v37:
## alu_unit
module alu_unit (
    input  wire        clk,
    input  wire        rst,
    input  wire        in_valid,
    output wire        in_ready,
    input  wire [ 4:0] in_op,
    input  wire [31:0] in_a,
    input  wire [31:0] in_b,
    output reg         out_valid,
    output reg  [31:0] out_result,
    output reg         out_exc
);
For scale: ~100 flip-flops, about 110 I/O pins, ~0.055 sq mm of cells after synthesis.
clock: 43.1 ns
lec_check: 0
cap_margin: 0
cell_pad_in_sites_detail_placement: 2
cell_pad_in_sites_global_placement: 3
core_aspect_ratio: 0.55
core_margin: 7
core_utilization: 29
cts_cluster_diameter: 246
cts_cluster_size: 48
gpl_routability_driven: 1
gpl_timing_driven: 0
hold_slack_margin: 0.1
max_routing_layer: met4
min_routing_layer: met2
place_density_lb_addon: 0.21
slew_margin: 35
tns_end_percent: 75
run.sh (not shown) runs the stock make flow with config.mk's settings and CLKGATE_MAP_FILE=.
FAIL v37 @ global routing (5_1_grt): tool exited with error
Changes in v5 relative to v37:
- TNS_END_PERCENT changed from 75 to 35
- SETUP_SLACK_MARGIN newly set to 5.0
- CORE_UTILIZATION changed from 29 to 62
- CTS_CLUSTER_DIAMETER removed (was 246)
- SLEW_MARGIN changed from 35 to 30
- HOLD_SLACK_MARGIN removed (was 0.1)
- ABC_AREA newly set to 0
- PLACE_DENSITY newly set to 0.6
- CORE_MARGIN changed from 7 to 8
- GPL_ROUTABILITY_DRIVEN changed from 1 to 0
- CTS_CLUSTER_SIZE changed from 48 to 42
- CELL_PAD_IN_SITES_GLOBAL_PLACEMENT removed (was 3)
- CAP_MARGIN changed from 0 to 15
- GPL_TIMING_DRIVEN removed (was 0)
- PLACE_DENSITY_LB_ADDON removed (was 0.21)
- CORE_ASPECT_RATIO removed (was 0.55)
- the clock period (ns, I/O delays scaled along) changed from 43.1 to 64.0
## What came out
- Status: v5 FAILED at detailed placement (3_5_place_dp) (tool error)
- v5 vs. v37: initial core utilization shows an increase of 33 points; post-synthesis cell type count roughly the same; number of standard-cell rows in the floorplan went down 9.
- From v5 to v37, chip area line of the yosys report did not move at all.
- As far as number of synthesized flops with an enable pin goes, v5 and v37 are indistinguishable; the numbers are identical.
- v5 against v37: basic-gate share of the synthesized area counting and, or, nand and nor cells flat; area of the placeable core shows a reduction of 0.10 sq mm.
- [compare] base=v37 new=v5: net count after synthesis flat, die size saw a decrease, die width decreased by 48% relative to the old numbers.
[inputs] v23 vs v5
- CAP_MARGIN changed from 15 to 10
- TNS_END_PERCENT removed (was 35)
- SETUP_SLACK_MARGIN removed (was 5.0)
- CORE_UTILIZATION changed from 62 to 40
- ABC_AREA changed from 0 to 1
- CORE_MARGIN changed from 8 to 2
Results
Each of v5 and v23 falls short of a clean finish.
v23 terminated abnormally: detailed placement (3_5_place_dp) reported DPL-0033.
On effective utilization at floorplan, the lower figure sits with v23, not v5.
v23 vs. v5: yosys-reported design area after synthesis increased 0.0013 sq mm, simple-gate share of the synthesized area increased 6.3 points, number of distinct library cells after synthesis decreased 11, synthesized instance count increased 1163, die area increased about 46%.
> inputs changed (v23 -> v15)
- CTS_CLUSTER_SIZE: 42 -> unset
- CAP_MARGIN: 10 -> 20
- GPL_ROUTABILITY_DRIVEN: 0 -> unset
- MAX_ROUTING_LAYER: met4 -> unset
- SLEW_MARGIN: 30 -> 20
- ABC_AREA: 1 -> unset
- CELL_PAD_IN_SITES_DETAIL_PLACEMENT: 2 -> unset
- MIN_ROUTING_LAYER: met2 -> unset
- CORE_UTILIZATION: 40 -> 27
- the clock period (ns, I/O delays scaled along): 64.0 -> 63.2
## What came out
In the flow results for v15 and v23, the synthesized-area fraction occupied by and/or/nand/nor cells is larger on v23. On v15: area fraction in mux cells is 3.3 points higher than what v23 gave. The final reports for v15 and v23 show synthesized area lower in the former. Taking v15 over v23, the floorplan die area ratio works out to 1.4. v15 ended with every stage complete and zero timing, DRC or antenna violations.

---

## run 1
Starting RTL as in the previous note.
export LEC_CHECK = 0
export CAP_MARGIN = 20
export CELL_PAD_IN_SITES_DETAIL_PLACEMENT = 2
export CORE_MARGIN = 2
export CORE_UTILIZATION = 27
export GPL_ROUTABILITY_DRIVEN = 0
export HOLD_SLACK_MARGIN = 0.16
export MAX_ROUTING_LAYER = met4
export MIN_ROUTING_LAYER = met2
export SETUP_SLACK_MARGIN = 5.0
export SLEW_MARGIN = 0
export TNS_END_PERCENT = 50
create_clock -name core_clock -period 64.0 [get_ports {clk}]
Stage in which a tool error killed run 1: 5_1_grt.
Input changes introduced in run 2 (baseline for comparison: run 1):
- CTS_CLUSTER_DIAMETER: unset -> 134
- TNS_END_PERCENT: 50 -> unset
- MIN_ROUTING_LAYER: met2 -> unset
- CORE_UTILIZATION: 27 -> 70
- GPL_ROUTABILITY_DRIVEN: 0 -> unset
- HOLD_SLACK_MARGIN: 0.16 -> unset
- CELL_PAD_IN_SITES_DETAIL_PLACEMENT: 2 -> unset
- SETUP_SLACK_MARGIN: 5.0 -> unset
- PLACE_DENSITY: unset -> 0.6
- SLEW_MARGIN: 0 -> 20
- the clock period (ns, I/O delays scaled along): 64.0 -> 48.1
--- outcome ---
Y dimension of the die (higher): run 1. As the logs show, run 2 stopped at 4_1_cts after a tool error, so it never reached the end of the flow. Run 2 gives more number of placed cells counting well taps than run 1 did. Die area ends up higher on run 1. From run 1 to run 2, number of buffers added on ports did not move at all. Placed wire-length estimate after detailed placement, run 2 and run 1: lower on run 2. Run 2 improves on run 1 in area inside the core boundary. Going from run 1 to run 2, synthesized area level; mean area per synthesized cell roughly the same.
Relative to run 2, the following input files were edited for run 3:
- CORE_UTILIZATION changed from 70 to 68
- MAX_ROUTING_LAYER removed (was met4)
- CTS_CLUSTER_SIZE newly set to 35
- CTS_CLUSTER_DIAMETER removed (was 134)
- SETUP_SLACK_MARGIN newly set to 3.52
- PLACE_DENSITY removed (was 0.6)
- the clock period (ns, I/O delays scaled along) changed from 48.1 to 31.9
- Placed instance area, run 3 vs run 2: up slightly
- On detailed placer's ending HPWL, run 2 loses to run 3.
- Flow for run 3 halted at 4_1_cts, error code DPL-0038.
- Changes observed in run 3 relative to run 2: yosys synthesis chip area has remained practically unchanged, worst slack at placement has decreased, die area has increased.
- Floorplan die width, run 2 and run 3, higher one = run 3.
Inputs modified between run 3 and run 4:
- clearing CTS_CLUSTER_SIZE, which used to be 35
- putting MAX_ROUTING_LAYER at met4 where nothing was set
- clearing SETUP_SLACK_MARGIN, which used to be 3.52
- swapping 68 for 40 in CORE_UTILIZATION
- putting MIN_ROUTING_LAYER at met2 where nothing was set
- swapping 31.9 for 64.0 in the clock period (ns, I/O delays scaled along)
Notes after the runs:
Run 4 never completed; the flow aborted with a tool error in 5_1_grt. [compare] base=run 3 new=run 4: number of core rows increased by 31 relative to the old numbers, area after synthesis closely matched the old numbers. Compared with run 3, run 4 shows horizontal die size higher by 30%. STATUS area of the placeable core: run 4 loses against run 3. Die area grows by more than half when moving from run 3 to run 4. Between run 4 and run 3, it is run 4 whose initial cell density of the core is lower, by 28 points. Run 3 → run 4: sequential fraction of the synthesis area has remained practically unchanged, die span in y rose 30%.

---

alu_unit again, from the RTL that the note above started with.
## alu_unit
module alu_unit (
    input  wire        clk,
    input  wire        rst,
    input  wire        in_valid,
    output wire        in_ready,
    input  wire [ 4:0] in_op,
    input  wire [31:0] in_a,
    input  wire [31:0] in_b,
    output reg         out_valid,
    output reg  [31:0] out_result,
    output reg         out_exc
);
  reg        v1;
  reg [ 4:0] op1;
  reg [31:0] a1;
  reg [31:0] b1;
  wire [31:0] alu_res;
  wire        alu_exc;
  assign in_ready = 1'b1;
  ALU u_alu (
      .ALUOp (op1),
      .A     (a1),
      .B     (b1),
      .Result(alu_res),
      .ALUExp(alu_exc)
  );
  always @(posedge clk) begin
    if (rst) begin
      v1        <= 1'b0;
      out_valid <= 1'b0;
    end else begin
      v1        <= in_valid;
      out_valid <= v1;
    end
    op1        <= in_op;
    a1         <= in_a;
    b1         <= in_b;
    out_result <= alu_res;
    out_exc    <= alu_exc;
  end
endmodule
export LEC_CHECK = 0
export CAP_MARGIN = 20
export CORE_MARGIN = 2
export CORE_UTILIZATION = 70
export CTS_CLUSTER_DIAMETER = 134
export HOLD_SLACK_MARGIN = -0.09
export MAX_ROUTING_LAYER = met4
export PLACE_DENSITY = 0.6
export SETUP_SLACK_MARGIN = 2.46
export SLEW_MARGIN = 20
create_clock -name core_clock -period 48.1 [get_ports {clk}]
The baseline ended with an error in clock tree synthesis.
Rerun with:
==> flow/config.mk (replaced) <==
export PLATFORM = sky130hd
export DESIGN_NAME = alu_unit
export DESIGN_NICKNAME = alu_unit
export VERILOG_FILES = /design/flow/design.v
export SDC_FILE = /design/flow/constraint.sdc
export NUM_CORES = 4
export LEC_CHECK = 0
export ABC_AREA = 1
export CAP_MARGIN = 20
export CELL_PAD_IN_SITES_DETAIL_PLACEMENT = 2
export CORE_MARGIN = 2
export CORE_UTILIZATION = 40
export CTS_CLUSTER_SIZE = 84
export GPL_ROUTABILITY_DRIVEN = 0
export PLACE_DENSITY = 0.6
export SLEW_MARGIN = 20
==> flow/constraint.sdc (replaced) <==
create_clock -name core_clock -period 64.0 [get_ports {clk}]
set_input_delay 12.8000 -clock core_clock [delete_from_list [all_inputs] [get_ports {clk}]]
set_output_delay 12.8000 -clock core_clock [all_outputs]
set_load 0.01 [all_outputs]
What happened:
- The changed run ended with an error in detailed placement, error DPL-0033
- area after synthesis rises by a few percent
- die area came out higher by well over a third
- synthesized cell count is higher by about a fifth

---

Starting RTL as in the previous note.
clock: 64.0 ns
lec_check: 0
cap_margin: 30
core_margin: 4
core_utilization: 30
cts_cluster_diameter: 391
cts_cluster_size: 97
place_density: 0.6
slew_margin: 20
tns_end_percent: 20
The baseline finished with timing, DRC and antenna clean.
Then changed:
- ABC_AREA: unset -> 1
- CAP_MARGIN: 30 -> 40
- CELL_PAD_IN_SITES_DETAIL_PLACEMENT: unset -> 2
- CORE_MARGIN: 4 -> 8
- CORE_UTILIZATION: 30 -> 69
- CTS_CLUSTER_DIAMETER: 391 -> unset
- CTS_CLUSTER_SIZE: 97 -> 42
- GPL_ROUTABILITY_DRIVEN: unset -> 0
- MAX_ROUTING_LAYER: unset -> met4
- MIN_ROUTING_LAYER: unset -> met2
- SLEW_MARGIN: 20 -> 30
- TNS_END_PERCENT: 20 -> unset
With this change the flow aborted during detailed placement (3_5_place_dp).
Synthesized cell count came out higher by 16%.
Die size came out lower by 52%.
Area after synthesis came out higher by about 2.3%.
Then changed:
- ABC_AREA: 1 -> unset
- CAP_MARGIN: 40 -> 20
- CELL_PAD_IN_SITES_DETAIL_PLACEMENT: 2 -> 0
- CORE_ASPECT_RATIO: unset -> 0.69
- CORE_UTILIZATION: 69 -> 27
- CTS_CLUSTER_DIAMETER: unset -> 102
- CTS_CLUSTER_SIZE: 42 -> unset
- GPL_ROUTABILITY_DRIVEN: 0 -> 1
- HOLD_SLACK_MARGIN: unset -> 0.16
- PLACE_DENSITY: 0.6 -> unset
- SETUP_SLACK_MARGIN: unset -> 5.0
- SLEW_MARGIN: 30 -> 35
- TNS_END_PERCENT: unset -> 50
The changed run aborted during global routing (5_1_grt), error GRT-0116. Die area rose by 140%. Synthesized cell count drops by 14%. Area after synthesis decreases by 2.3%.
Then changed:
- CELL_PAD_IN_SITES_DETAIL_PLACEMENT: 0 -> unset
- CORE_ASPECT_RATIO: 0.69 -> unset
- CORE_MARGIN: 8 -> 2
- CORE_UTILIZATION: 27 -> 71
- CTS_CLUSTER_DIAMETER: 102 -> unset
- CTS_CLUSTER_SIZE: unset -> 33
- GPL_ROUTABILITY_DRIVEN: 1 -> unset
- HOLD_SLACK_MARGIN: 0.16 -> unset
- MAX_ROUTING_LAYER: met4 -> unset
- MIN_ROUTING_LAYER: met2 -> unset
- SETUP_SLACK_MARGIN: 5.0 -> 3.52
- SLEW_MARGIN: 35 -> 20
- TNS_END_PERCENT: 50 -> unset
- clock period: 64.0 -> 31.9 ns (I/O delays scaled with it)
Outcome: With this change the flow did not get past clock tree synthesis (4_1_cts) (DPL-0038). Synthesized area does not change. Synthesized cell count is unchanged. Die area drops by 64%.
Then changed:
- ABC_AREA: unset -> 1
- CORE_UTILIZATION: 71 -> 72
- CTS_CLUSTER_DIAMETER: unset -> 167
- CTS_CLUSTER_SIZE: 33 -> 96
- PLACE_DENSITY: unset -> 0.38
- SETUP_SLACK_MARGIN: 3.52 -> unset
- TNS_END_PERCENT: unset -> 10
- clock period: 31.9 -> 32.1 ns (I/O delays scaled with it)
Result: The changed run ended with an error in clock tree synthesis (4_1_cts). Die area rose by 0.89%. Synthesized area rose by 2.3%. Synthesized cell count rose by 16%.
Then changed:
- CORE_UTILIZATION: 72 -> 66
- CTS_CLUSTER_DIAMETER: 167 -> 206
- CTS_CLUSTER_SIZE: 96 -> 64
- HOLD_SLACK_MARGIN: unset -> 0.29
- PLACE_DENSITY: 0.38 -> 0.6
- TNS_END_PERCENT: 10 -> unset
- clock period: 32.1 -> 55.4 ns (I/O delays scaled with it)
=>
- Now the flow stopped in global routing (5_1_grt)
- die size goes up by a little under a tenth
- area after synthesis stays the same
- synthesized cell count does not change
